== tundra ==
## IDP_encoder_42
module IDP_encoder_42(   
    input wire[29 - 1 : 0] datain,     
    input wire clock,
    output reg[41:0] codeout     
    );
Size: roughly 72 I/O pins, ~43,000 um2 of cells after synthesis.
==> flow/config.mk <==
export PLATFORM = sky130hd
export DESIGN_NAME = IDP_encoder_42
export DESIGN_NICKNAME = IDP_encoder_42
export VERILOG_FILES = /design/flow/design.v
export SDC_FILE = /design/flow/constraint.sdc
export NUM_CORES = 4
export LEC_CHECK = 0
export CAP_MARGIN = 20
export CORE_MARGIN = 2
export CORE_UTILIZATION = 40
export CTS_CLUSTER_DIAMETER = 180
export CTS_CLUSTER_SIZE = 35
export GPL_ROUTABILITY_DRIVEN = 0
export MAX_ROUTING_LAYER = met4
export SLEW_MARGIN = 20
==> flow/constraint.sdc <==
create_clock -name core_clock -period 70.0 [get_ports {clock}]
set_input_delay 14.0000 -clock core_clock [delete_from_list [all_inputs] [get_ports {clock}]]
set_output_delay 14.0000 -clock core_clock [all_outputs]
set_load 0.01 [all_outputs]
run.sh (not shown) runs the stock make flow with config.mk's settings and CLKGATE_MAP_FILE=.
tundra | stages: all done | timing, DRC, antenna: all pass
Changes in amber relative to tundra:
Settings: MAX_ROUTING_LAYER no longer set, was met4; PLACE_DENSITY now 0.64, previously not set; CTS_CLUSTER_SIZE now 54, was 35; GPL_ROUTABILITY_DRIVEN no longer set, was 0; CORE_UTILIZATION now 72, was 40; CAP_MARGIN now 5, was 20; CTS_CLUSTER_DIAMETER now 229, was 180; HOLD_SLACK_MARGIN now 0.27, previously not set; ABC_AREA now 1, previously not set; the clock period (ns, I/O delays scaled along) now 37.7, was 70.0.
==> results <==
Between amber and tundra, the synthesized area is lower for amber.
From tundra to amber the numbers moved as follows: horizontal die size shrank by 100 um; share of the synthesized netlist area taken by xor and xnor gates shrank by 8.9 points.
Across tundra and amber, a clean result was obtained everywhere but in amber.
Inputs modified between amber and quartz:
Settings: PLACE_DENSITY no longer set, was 0.64; CAP_MARGIN now 20, was 5; HOLD_SLACK_MARGIN no longer set, was 0.27; ABC_AREA no longer set, was 1; CTS_CLUSTER_SIZE now 10, was 54; CTS_CLUSTER_DIAMETER now 60, was 229; CORE_UTILIZATION now 40, was 72; the clock period (ns, I/O delays scaled along) now 68.5, was 37.7.
Findings:
- quartz went all the way through synthesis, placement and routing and the layout is clean on timing, DRC and antenna.
- For amber, the flow was terminated by a tool error in detailed placement and produced no final design.
- Relative to amber, the die width measured on quartz has increased by more than a quarter.
- Diff amber and quartz: post-synthesis adder-cell area fraction lower in quartz
- The area of the chip in quartz sits 100% above the value recorded for amber.
- Measured against each other, amber and quartz differ in area share of xor/xnor cells in the synthesized design, the higher figure coming from quartz.
- Between amber and quartz, synthesized area is lower for amber, quartz comes in above that.
- As of quartz, number of placement rows had risen by more than a quarter compared to amber.
- Post-synthesis share of cell area spent on and-or and or-and gates: amber and quartz compared, higher one is quartz
- On vertical extent of the die: quartz sits above amber.
- [quartz] synthesized cell count fell 731 relative to amber
--- input diff quartz..violet ---
Settings: ABC_AREA: unset -> 0; CTS_CLUSTER_SIZE: 10 -> 100; PLACE_DENSITY: unset -> 0.87; CTS_CLUSTER_DIAMETER: 60 -> 389; TNS_END_PERCENT: unset -> 10; CORE_UTILIZATION: 40 -> 72; the clock period (ns, I/O delays scaled along): 68.5 -> 40.3.
==> results <==
The log for violet ends in detailed placement with error DPL-0038, so the run never completed.
Delta (violet minus quartz): effective utilization at floorplan now sits higher; die boundary height now sits lower.
Looking at quartz and violet, the port buffer count is a wash.
Compared with quartz, violet shows core area that has gone down by more than a quarter.
Cmp quartz and violet / total die area / lower: violet

* * *

IDP_encoder_42 again, from the RTL that the note above started with.
Settings: LEC_CHECK=0, CAP_MARGIN=20, CORE_MARGIN=2, CORE_UTILIZATION=40, CTS_CLUSTER_DIAMETER=54, GPL_TIMING_DRIVEN=0, MIN_ROUTING_LAYER=met1, SLEW_MARGIN=20; clock period 70.0 ns.
Change:
Settings changed: CAP_MARGIN 20 to 25, CELL_PAD_IN_SITES_GLOBAL_PLACEMENT set to 2, CORE_ASPECT_RATIO set to 0.77, CORE_UTILIZATION 40 to 31, CTS_CLUSTER_SIZE set to 36, GPL_ROUTABILITY_DRIVEN set to 0, HOLD_SLACK_MARGIN set to -0.04, PLACE_DENSITY set to 0.44, TNS_END_PERCENT set to 35.
Clock period 70.0 ns to 94.5 ns, I/O delays scaled along.
=> Cell count barely changes; setup slack is better by 2.7 ns; global-route usage goes down by 2.8 points; count of clock-buffer cells in the layout is unchanged; sequential share of layout area goes up by 0.24 points; worst hold slack is better by 5.0 ns; wire length goes up by about 13%; non-clock buffer count goes down by 451; cell area goes down by 13%; core utilization goes down by 17 points; synthesized cell count stays the same.

* * *

IDP_encoder_42 again, from the RTL that the note above started with.
clock: 53.9 ns
lec_check: 0
cap_margin: 30
cell_pad_in_sites_global_placement: 2
core_margin: 2
core_utilization: 40
cts_cluster_diameter: 180
cts_cluster_size: 16
gpl_routability_driven: 0
hold_slack_margin: 0.11
max_routing_layer: met5
slew_margin: 20
tns_end_percent: 35
The baseline finished but fails on setup timing.
Next try:
Settings changed: ABC_AREA set to 1, CAP_MARGIN 30 to 20, CELL_PAD_IN_SITES_GLOBAL_PLACEMENT 2 to not set, CORE_UTILIZATION 40 to 72, CTS_CLUSTER_DIAMETER 180 to 389, CTS_CLUSTER_SIZE 16 to 100, GPL_ROUTABILITY_DRIVEN 0 to not set, HOLD_SLACK_MARGIN 0.11 to not set, MAX_ROUTING_LAYER met5 to not set, TNS_END_PERCENT 35 to 10.
Clock period 53.9 ns to 40.3 ns, I/O delays scaled along.
=> The changed run aborted during detailed placement with DPL-0038; synthesized area came out lower by 12%; die size came out lower by 51%; synthesized cell count came out higher by 12%.
Next try:
Settings changed: ABC_AREA 1 to not set, CORE_UTILIZATION 72 to 68, CTS_CLUSTER_DIAMETER 389 to 291, CTS_CLUSTER_SIZE 100 to 21, MAX_ROUTING_LAYER set to met4, TNS_END_PERCENT 10 to not set.
Clock period 40.3 ns to 58.9 ns, I/O delays scaled along.
The new run failed in detailed placement; synthesized area rises by 14%; die area rises by 20%; synthesized cell count falls by 11%.
Next try:
Settings changed: ABC_AREA set to 1, CORE_UTILIZATION 68 to 72, CTS_CLUSTER_DIAMETER 291 to 398, CTS_CLUSTER_SIZE 21 to 98, MAX_ROUTING_LAYER met4 to not set, PLACE_DENSITY set to 0.37, TNS_END_PERCENT set to 10.
Clock period 58.9 ns to 53.0 ns, I/O delays scaled along.
Outcome:
- The new run went through all stages and came out clean
- area after synthesis went down by roughly a tenth
- die size came out lower by about a fifth
- synthesized cell count rose by roughly a tenth
Next try:
Settings changed: CAP_MARGIN 20 to 5, CTS_CLUSTER_DIAMETER 398 to 229, CTS_CLUSTER_SIZE 98 to 54, HOLD_SLACK_MARGIN set to 0.27, PLACE_DENSITY 0.37 to 0.35, TNS_END_PERCENT 10 to not set.
Clock period 53.0 ns to 37.7 ns, I/O delays scaled along.
Outcome:
- The changed run never finished: it broke off in detailed placement
- die area is unchanged
- synthesized cell count does not change
- area after synthesis does not change
